==> inputs of run a <==
==> flow/design.v <==
module ws2812b(
    input logic clk, 
    input logic rst,
    input logic serial_in, 
    input logic transmit, 
    output logic ws2812b_out, 
    output logic shift
);
    localparam IDLE = 1'b0;
    localparam TRANSMITTING = 1'b1;
    localparam T0_CYCLE_COUNT = 4'd5;
    localparam T1_CYCLE_COUNT = 4'd10;
    localparam MAX_CYCLE_COUNT = 4'd15;
    logic state;
    logic [3:0] cycle_count;
    logic bit_being_sent;
    always_ff @(posedge clk) begin
        if (rst) begin
            state <= IDLE;
            cycle_count <= 4'd0;
            bit_being_sent <= 1'b0;
        end
        else begin
        unique case (state)
            IDLE:
                if (transmit == 1'b1) begin
                    state <= TRANSMITTING;
                    cycle_count <= 4'd0;
                    bit_being_sent <= serial_in;
                end
            TRANSMITTING:
                if (transmit == 1'b0) begin
                    state <= IDLE;
                end
                else if (cycle_count == MAX_CYCLE_COUNT - 1) begin
                    cycle_count <= 4'd0;
                    bit_being_sent <= serial_in;
                end
                else begin
                    cycle_count <= cycle_count + 1;
                end
        endcase
        end
    end
    always_comb begin
        if (state == TRANSMITTING)
            if (bit_being_sent == 1'b0)
                ws2812b_out = (cycle_count < T0_CYCLE_COUNT);
            else
                ws2812b_out = (cycle_count < T1_CYCLE_COUNT);
        else
            ws2812b_out = 1'b0;
    end
    assign shift = (state == TRANSMITTING) && (cycle_count == 4'd0);
endmodule
module controller (
    input logic clk, 
    input logic rst,
    output logic load_sreg, 
    output logic transmit_pixel, 
    output logic [5:0] pixel, 
    output logic [4:0] frame
);
    localparam TRANSMIT_FRAME       = 1'b0;
    localparam IDLE                 = 1'b1;
    localparam [2:0] READ_CH_VALS   = 3'b001;
    localparam [2:0] LOAD_SREG      = 3'b010;
    localparam [2:0] TRANSMIT_PIXEL = 3'b100;
    localparam [8:0] TRANSMIT_CYCLES    = 9'd360;        
    localparam [19:0] IDLE_CYCLES       = 20'd2000;      
    logic state;
    logic next_state;
    logic [2:0] transmit_phase;
    logic [2:0] next_transmit_phase;
    logic [5:0] pixel_counter;
    logic [4:0] frame_counter;
    logic [8:0] transmit_counter;
    logic [19:0] idle_counter;
    logic transmit_pixel_done;
    logic idle_done;
    assign transmit_pixel_done = (transmit_counter == TRANSMIT_CYCLES - 1);
    assign idle_done = (idle_counter == IDLE_CYCLES - 1);
    always_ff @(posedge clk) begin
        if (rst) begin
            state <= TRANSMIT_FRAME;
            transmit_phase <= READ_CH_VALS;
        end
        else begin
            state <= next_state;
            transmit_phase <= next_transmit_phase;
        end
    end
    always_comb begin
        next_state = 1'bx;
        unique case (state)
            TRANSMIT_FRAME:
                if ((pixel_counter == 6'd63) && (transmit_pixel_done))
                    next_state = IDLE;
                else
                    next_state = TRANSMIT_FRAME;
            IDLE:
                if (idle_done)
                    next_state = TRANSMIT_FRAME;
                else
                    next_state = IDLE;
        endcase
    end
    always_comb begin
        next_transmit_phase = READ_CH_VALS;
        if (state == TRANSMIT_FRAME) begin
            case (transmit_phase)
                READ_CH_VALS:
                    next_transmit_phase = LOAD_SREG;
                LOAD_SREG:
                    next_transmit_phase = TRANSMIT_PIXEL;
                TRANSMIT_PIXEL:
                    next_transmit_phase = transmit_pixel_done ? READ_CH_VALS : TRANSMIT_PIXEL;
            endcase
        end
    end
    always_ff @(posedge clk) begin
        if (rst) begin
            pixel_counter <= 6'd0;
        end
        else if ((state == TRANSMIT_FRAME) && transmit_pixel_done) begin
            pixel_counter <= pixel_counter + 1;
        end
    end
    always_ff @(posedge clk) begin
        if (rst) begin
            frame_counter <= 5'd0;
        end
        else if (idle_done) begin
            frame_counter <= frame_counter + 1;
        end
    end
    always_ff @(posedge clk) begin
        if (rst) begin
            transmit_counter <= 9'd0;
        end
        else if (transmit_phase == TRANSMIT_PIXEL) begin
            transmit_counter <= transmit_counter + 1;
        end
        else begin
            transmit_counter <= 9'd0;
        end
    end
    always_ff @(posedge clk) begin
        if (rst) begin
            idle_counter <= 20'd0;
        end
        else if (state == IDLE) begin
            idle_counter <= idle_counter + 1;
        end
        else begin
            idle_counter <= 20'd0;
        end
    end
    assign pixel = pixel_counter;
    assign frame = frame_counter;
    assign load_sreg = (transmit_phase == LOAD_SREG);
    assign transmit_pixel = (transmit_phase == TRANSMIT_PIXEL);
endmodule
module game_of_life #(
    parameter [63:0] INIT_GRID = 64'hFFFF_FFFF_FFFF_FFFF
)(
    input  logic clk,
    input  logic rst,
    input  logic tick,          
    input  logic load,          
    input  logic load_bit,
    output logic [63:0] grid_out
);
    logic [63:0] grid;
    logic [63:0] next_grid;
    logic [63:0] north, south, east, west;
    logic [63:0] ne, nw, se, sw;
    logic [3:0] neighbors [63:0];
    integer i;
    always_comb begin
        for (i = 0; i < 64; i = i + 1) begin
            north[i] = grid[(((i / 8) + 1) % 8) * 8 + (i % 8)];
            south[i] = grid[(((i / 8) + 7) % 8) * 8 + (i % 8)];
            east[i]  = grid[(i / 8) * 8 + ((i % 8) + 1) % 8];
            west[i]  = grid[(i / 8) * 8 + ((i % 8) + 7) % 8];
            ne[i]    = grid[(((i / 8) + 1) % 8) * 8 + ((i % 8) + 1) % 8];
            nw[i]    = grid[(((i / 8) + 1) % 8) * 8 + ((i % 8) + 7) % 8];
            se[i]    = grid[(((i / 8) + 7) % 8) * 8 + ((i % 8) + 1) % 8];
            sw[i]    = grid[(((i / 8) + 7) % 8) * 8 + ((i % 8) + 7) % 8];
        end
        for (i = 0; i < 64; i = i + 1) begin
            neighbors[i] = north[i] + south[i] + east[i] + west[i] +
                           ne[i] + nw[i] + se[i] + sw[i];
        end
        for (i = 0; i < 64; i = i + 1) begin
            if (grid[i])
                next_grid[i] = (neighbors[i] == 2 || neighbors[i] == 3);
            else
                next_grid[i] = (neighbors[i] == 3);
        end
    end
    always_ff @(posedge clk) begin
        if (rst)
            grid <= INIT_GRID;
        else if (load)
            grid <= {load_bit, grid[63:1]};
        else if (tick)
            grid <= next_grid;
    end
    assign grid_out = grid;
endmodule
module top (
    input  logic clk,
    input  logic rst,
    input  logic load,
    input  logic [2:0] load_rgb,
    output logic _48b
);
    logic [5:0] pixel;
    logic load_sreg, transmit_pixel, shift;
    logic ws_out;
    logic [7:0] red_data, green_data, blue_data;
    logic [23:0] shift_reg;
    logic [23:0] div_counter;
    logic tick;
    always_ff @(posedge clk) begin
        if (rst) begin
            div_counter <= 0;
            tick <= 1'b0;
        end else if (div_counter == 24'd29_999) begin  
            div_counter <= 0;
            tick <= 1'b1;
        end else begin
            div_counter <= div_counter + 1;
            tick <= 1'b0;
        end
    end
    logic [63:0] red_grid, green_grid, blue_grid;
    localparam [63:0] RED_INIT   = 64'b11100000_00000000_00000000_00000000_00000000_00000000_00000000_00000000;  
    localparam [63:0] GREEN_INIT = 64'b00000000_00011100_00000000_00000000_00000000_00000000_00000000_00000000;  
    localparam [63:0] BLUE_INIT  = 64'b00000000_00000000_00000111_00000000_00000000_00000000_00000000_00000000;  
    game_of_life #(.INIT_GRID(RED_INIT))   u_red_gol   (.clk(clk), .rst(rst), .tick(tick), .load(load), .load_bit(load_rgb[2]), .grid_out(red_grid));
    game_of_life #(.INIT_GRID(GREEN_INIT)) u_green_gol (.clk(clk), .rst(rst), .tick(tick), .load(load), .load_bit(load_rgb[1]), .grid_out(green_grid));
    game_of_life #(.INIT_GRID(BLUE_INIT))  u_blue_gol  (.clk(clk), .rst(rst), .tick(tick), .load(load), .load_bit(load_rgb[0]), .grid_out(blue_grid));
    always_comb begin
        red_data   = {8{red_grid[pixel]}};
        green_data = {8{green_grid[pixel]}};
        blue_data  = {8{blue_grid[pixel]}};
    end
    controller u_ctrl (
        .clk(clk),
        .rst(rst),
        .load_sreg(load_sreg),
        .transmit_pixel(transmit_pixel),
        .pixel(pixel),
        .frame()
    );
    ws2812b u_ws (
        .clk(clk),
        .rst(rst),
        .serial_in(shift_reg[23]),
        .transmit(transmit_pixel),
        .ws2812b_out(ws_out),
        .shift(shift)
    );
    always_ff @(posedge clk) begin
        if (load_sreg)
            shift_reg <= {green_data, red_data, blue_data};  
        else if (shift)
            shift_reg <= {shift_reg[22:0], 1'b0};
    end
    assign _48b = ws_out;
endmodule
==> flow/run.sh <==
#!/bin/bash
# the make line also repeats each setting of config.mk as NAME=value (left out here)
make -C /OpenROAD-flow-scripts/flow DESIGN_CONFIG=/design/flow/config.mk WORK_HOME=/design/flow/orfs CLKGATE_MAP_FILE= finish
==> flow/config.mk <==
export PLATFORM = sky130hd
export DESIGN_NAME = top
export DESIGN_NICKNAME = top
export VERILOG_FILES = /design/flow/design.v
export SDC_FILE = /design/flow/constraint.sdc
export NUM_CORES = 4
export LEC_CHECK = 0
export ABC_AREA = 1
export CAP_MARGIN = 5
export CELL_PAD_IN_SITES_DETAIL_PLACEMENT = 0
export CORE_MARGIN = 2
export CORE_UTILIZATION = 56
export CTS_CLUSTER_DIAMETER = 79
export GPL_ROUTABILITY_DRIVEN = 0
export GPL_TIMING_DRIVEN = 1
export HOLD_SLACK_MARGIN = -0.09
export MAX_ROUTING_LAYER = met5
export SETUP_SLACK_MARGIN = 0.87
export SLEW_MARGIN = 20
export TNS_END_PERCENT = 25
==> flow/constraint.sdc <==
create_clock -name core_clock -period 10.0 [get_ports {clk}]
set_input_delay 2.0000 -clock core_clock [delete_from_list [all_inputs] [get_ports {clk}]]
set_output_delay 2.0000 -clock core_clock [all_outputs]
set_load 0.01 [all_outputs]
==> run b: changes against run a <==
- CAP_MARGIN: 5 -> 30
- CELL_PAD_IN_SITES_DETAIL_PLACEMENT: 0 -> unset
- CORE_ASPECT_RATIO: unset -> 0.5
- CORE_UTILIZATION: 56 -> 72
- CTS_CLUSTER_DIAMETER: 79 -> unset
- CTS_CLUSTER_SIZE: unset -> 14
- GPL_ROUTABILITY_DRIVEN: 0 -> unset
- GPL_TIMING_DRIVEN: 1 -> unset
- MAX_ROUTING_LAYER: met5 -> unset
- PLACE_DENSITY_LB_ADDON: unset -> 0.23
- SETUP_SLACK_MARGIN: 0.87 -> -0.38
- SLEW_MARGIN: 20 -> 0
- TNS_END_PERCENT: 25 -> unset
==> flow/constraint.sdc (replaced) <==
create_clock -name core_clock -period 5.55 [get_ports {clk}]
set_input_delay 1.1100 -clock core_clock [delete_from_list [all_inputs] [get_ports {clk}]]
set_output_delay 1.1100 -clock core_clock [all_outputs]
set_load 0.01 [all_outputs]
==> GITHUB_STEP_SUMMARY <==
## Implementation flow summary

| Metric | Value |
|---|---|
| Total chip power | 9.73 mW |
| M1 WL | 46200 um |
| Initial DRC count | 3223 |
| Rows | 65 |
| DP HPWL | 92100 um |
| Final worst slack | 1.77 ns |
| Nets | 6934 |
| P_clk | 2.30 mW |
| Reg power frac | 25.4% |
| Crit share post-route | 68.0% |
| Status | finished clean |
| Clock power share | 23.7% |
| NonClk Buf Share | 0.384% |
| GRT met1 Usage | 46.3% |
| Tool warning count | 30 |
| Hold_ws | 0.431 ns |
# the run above: run b

==> GITHUB_STEP_SUMMARY <==
## Implementation flow summary

| Metric | Value |
|---|---|
| Rows | 105 |
| Tool warning count | 28 |
| Status | finished clean |
| Final worst slack | 5.84 ns |
| Crit share post-route | 41.6% |
| Nets | 6947 |
| DP HPWL | 93900 um |
| Hold_ws | 0.408 ns |
| M1 WL | 57100 um |
| Clock power share | 28.0% |
| Total chip power | 5.59 mW |
| Initial DRC count | 2428 |
# the run above: run a


---

==> v32: inputs <==
Starts from the design.v that is shown in full above.
export LEC_CHECK = 0
export CAP_MARGIN = 20
export CORE_MARGIN = 2
export CORE_UTILIZATION = 70
export SLEW_MARGIN = 20
create_clock -name core_clock -period 3.43 [get_ports {clk}]
run.sh (not shown) runs the stock make flow with config.mk's settings and CLKGATE_MAP_FILE=.
==> v4: changes against v32 <==
- ABC_AREA: unset -> 1
- CORE_UTILIZATION: 70 -> 40
- GPL_TIMING_DRIVEN: unset -> 0
- MAX_ROUTING_LAYER: unset -> met4
- SETUP_SLACK_MARGIN: unset -> 0.87
- TNS_END_PERCENT: unset -> 25
==> flow/constraint.sdc (replaced) <==
create_clock -name core_clock -period 10.0 [get_ports {clk}]
set_input_delay 2.0000 -clock core_clock [delete_from_list [all_inputs] [get_ports {clk}]]
set_output_delay 2.0000 -clock core_clock [all_outputs]
set_load 0.01 [all_outputs]
==> comparison <==
Of v4 and v32, v4 has the higher setup slack (gap 5800 ps).
Against v32, the clock-buffer cell count of v4 is lower by 8.
Against v4, the via count of v32 is smaller by about 6%.
The clock power of v32 is 2.7 times that of v4.
Against v4, the global-route usage of v32 is higher by 12 points.
Between v32 and v4, the lower synthesized cell count is in v32 (gap about 10%, measured against v4).
In v32 the synthesized area is smaller than in v4, by 1.2%.
Wire length: v4 is larger than v32 (21%).
In v32 the die size is smaller than in v4, by about 43%.

---

==> inputs of job 1840 <==
RTL: the design.v shown in full above, as it stands there.
export LEC_CHECK = 0
export ABC_AREA = 1
export CAP_MARGIN = 20
export CELL_PAD_IN_SITES_DETAIL_PLACEMENT = 1
export CORE_ASPECT_RATIO = 1.84
export CORE_MARGIN = 2
export CORE_UTILIZATION = 54
export CTS_CLUSTER_SIZE = 19
export GPL_ROUTABILITY_DRIVEN = 1
export MAX_ROUTING_LAYER = met4
export PLACE_DENSITY_LB_ADDON = 0.06
export SETUP_SLACK_MARGIN = 0.18
export SLEW_MARGIN = 20
export TNS_END_PERCENT = 30
create_clock -name core_clock -period 2.86 [get_ports {clk}]
==> job 4305 (differences from job 1840) <==
Settings changed: ABC_AREA 1 to default, CELL_PAD_IN_SITES_DETAIL_PLACEMENT 1 to default, CORE_ASPECT_RATIO 1.84 to default, CORE_UTILIZATION 54 to 45, CTS_CLUSTER_SIZE 19 to default, GPL_ROUTABILITY_DRIVEN 1 to default, MAX_ROUTING_LAYER met4 to default, PLACE_DENSITY_LB_ADDON 0.06 to default, SETUP_SLACK_MARGIN 0.18 to default, TNS_END_PERCENT 30 to default.
==> flow/constraint.sdc (replaced) <==
create_clock -name core_clock -period 4.08 [get_ports {clk}]
set_input_delay 0.8160 -clock core_clock [delete_from_list [all_inputs] [get_ports {clk}]]
set_output_delay 0.8160 -clock core_clock [all_outputs]
set_load 0.01 [all_outputs]
==> summary of the runs <==
Job 4305 passed the timing, design-rule and antenna checks. Job 1840 stopped in global routing.
Die size: job 1840 is smaller than job 4305 (about 15%).
Synthesized area: job 4305 is smaller than job 1840 (about 1.2%).
Of job 4305 and job 1840, job 1840 has the higher synthesized cell count (gap 9.7%, measured against job 1840).
==> figures <==
	job 4305	job 1840
Compound-Gate Fraction of Synth Area	11.32%	12.21%
Multiplexer share	4.092%	0%
Syn nets	6476	7028
Placement Cell Area	48290 um2	52840 um2
CTS buffer count	44	37
Number of instances in the synthesized netlist	5122	5674
Last weighted congestion value of the routability-driven placer	0.8782	0.9121
Number of gates given a new drive strength after cts	0	418
Xor/xnor share	0.8944%	0.3196%
Starting Density	45.30%	54.26%
Synthesized area per cell	8.985 um2	8.211 um2
Setup slack at placement	0.5526 ns	-0.6405 ns
# Cells Yosys	5122	5674
Post-synthesis instance area	46020 um2	46590 um2
Number of placement rows	117	146
Outcome	no timing/DRC/antenna violations	stopped before the end
Last stage reached	-	global routing
Die Area	104800 um2	88750 um2
Placed Instances	6478	7231
Area share, top type	33.41%	33.00%
Number of buffers inserted by post-CTS setup repair	0	35

---

==> inputs of maple <==
Starts from the design.v that is shown in full above.
make LEC_CHECK=0 CAP_MARGIN=20 CORE_MARGIN=2 CORE_UTILIZATION=72 CTS_CLUSTER_DIAMETER=258 PLACE_DENSITY=0.36 SETUP_SLACK_MARGIN=1.07 SLEW_MARGIN=20 finish   # period 3.63 ns
==> inputs of delta, as changes to maple <==
--- a/flow/config.mk
+++ b/flow/config.mk
@@ -7,2 +7,3 @@
 export LEC_CHECK = 0
+export ABC_AREA = 1
 export CAP_MARGIN = 20
@@ -10,5 +11,6 @@
 export CORE_UTILIZATION = 72
-export CTS_CLUSTER_DIAMETER = 258
-export PLACE_DENSITY = 0.36
-export SETUP_SLACK_MARGIN = 1.07
+export CTS_CLUSTER_SIZE = 10
+export PLACE_DENSITY = 0.37
+export SETUP_SLACK_MARGIN = -0.25
 export SLEW_MARGIN = 20
+export TNS_END_PERCENT = 5
==> flow/constraint.sdc (replaced) <==
create_clock -name core_clock -period 2.41 [get_ports {clk}]
set_input_delay 0.4820 -clock core_clock [delete_from_list [all_inputs] [get_ports {clk}]]
set_output_delay 0.4820 -clock core_clock [all_outputs]
set_load 0.01 [all_outputs]
==> comparison table <==
Total routed wirelength: maple 145 mm; delta 135 mm
Clk slew on worst S/H paths: maple 0.06 ns; delta 0.05 ns
Endpoints failing setup: maple 0; delta 201
Layout Nets: maple 6,882; delta 7,544
Detailed-routed wire length on met3: maple 16.4 mm; delta 11.6 mm
Minimum clock period: maple 3.36 ns; delta 3.36 ns
Status: maple complete, no violations; delta failed layout checks
Violated checks: maple -; delta setup timing
Tally of clock buffers in the finished layout: maple 62; delta 64
Sequential fraction of total cell area: maple 0.120; delta 0.114
Net switching component of the power: maple 2420 uW; delta 10,600 uW
Power share of the sequential group: maple 0.385; delta 0.215
Worst path arrival time: maple 3.82 ns; delta 3.88 ns
Internal portion of total power: maple 5790 uW; delta 14,700 uW
Simple-gate share of the synthesized area: maple 0.0918; delta 0.121
Aoi/oai-family share of the synthesized area: maple 0.113; delta 0.122
Actual transition at the worst max-transition pin: maple 1.03 ns; delta 0.834 ns
Endpoint of the most critical setup path: maple u_green_gol.grid[59]$_SDFFE_PP0P_; delta u_red_gol.grid[41]$_SDFFE_PP0P_
Cells in synth_stat.txt: maple 5,122; delta 5,674
Tcrit/Tclk final: maple 0.925; delta 1.39
Launch point of the worst hold path: maple u_ctrl.transmit_phase[0]$_DFF_P_; delta rst
Power and IR drop assume default switching activity.
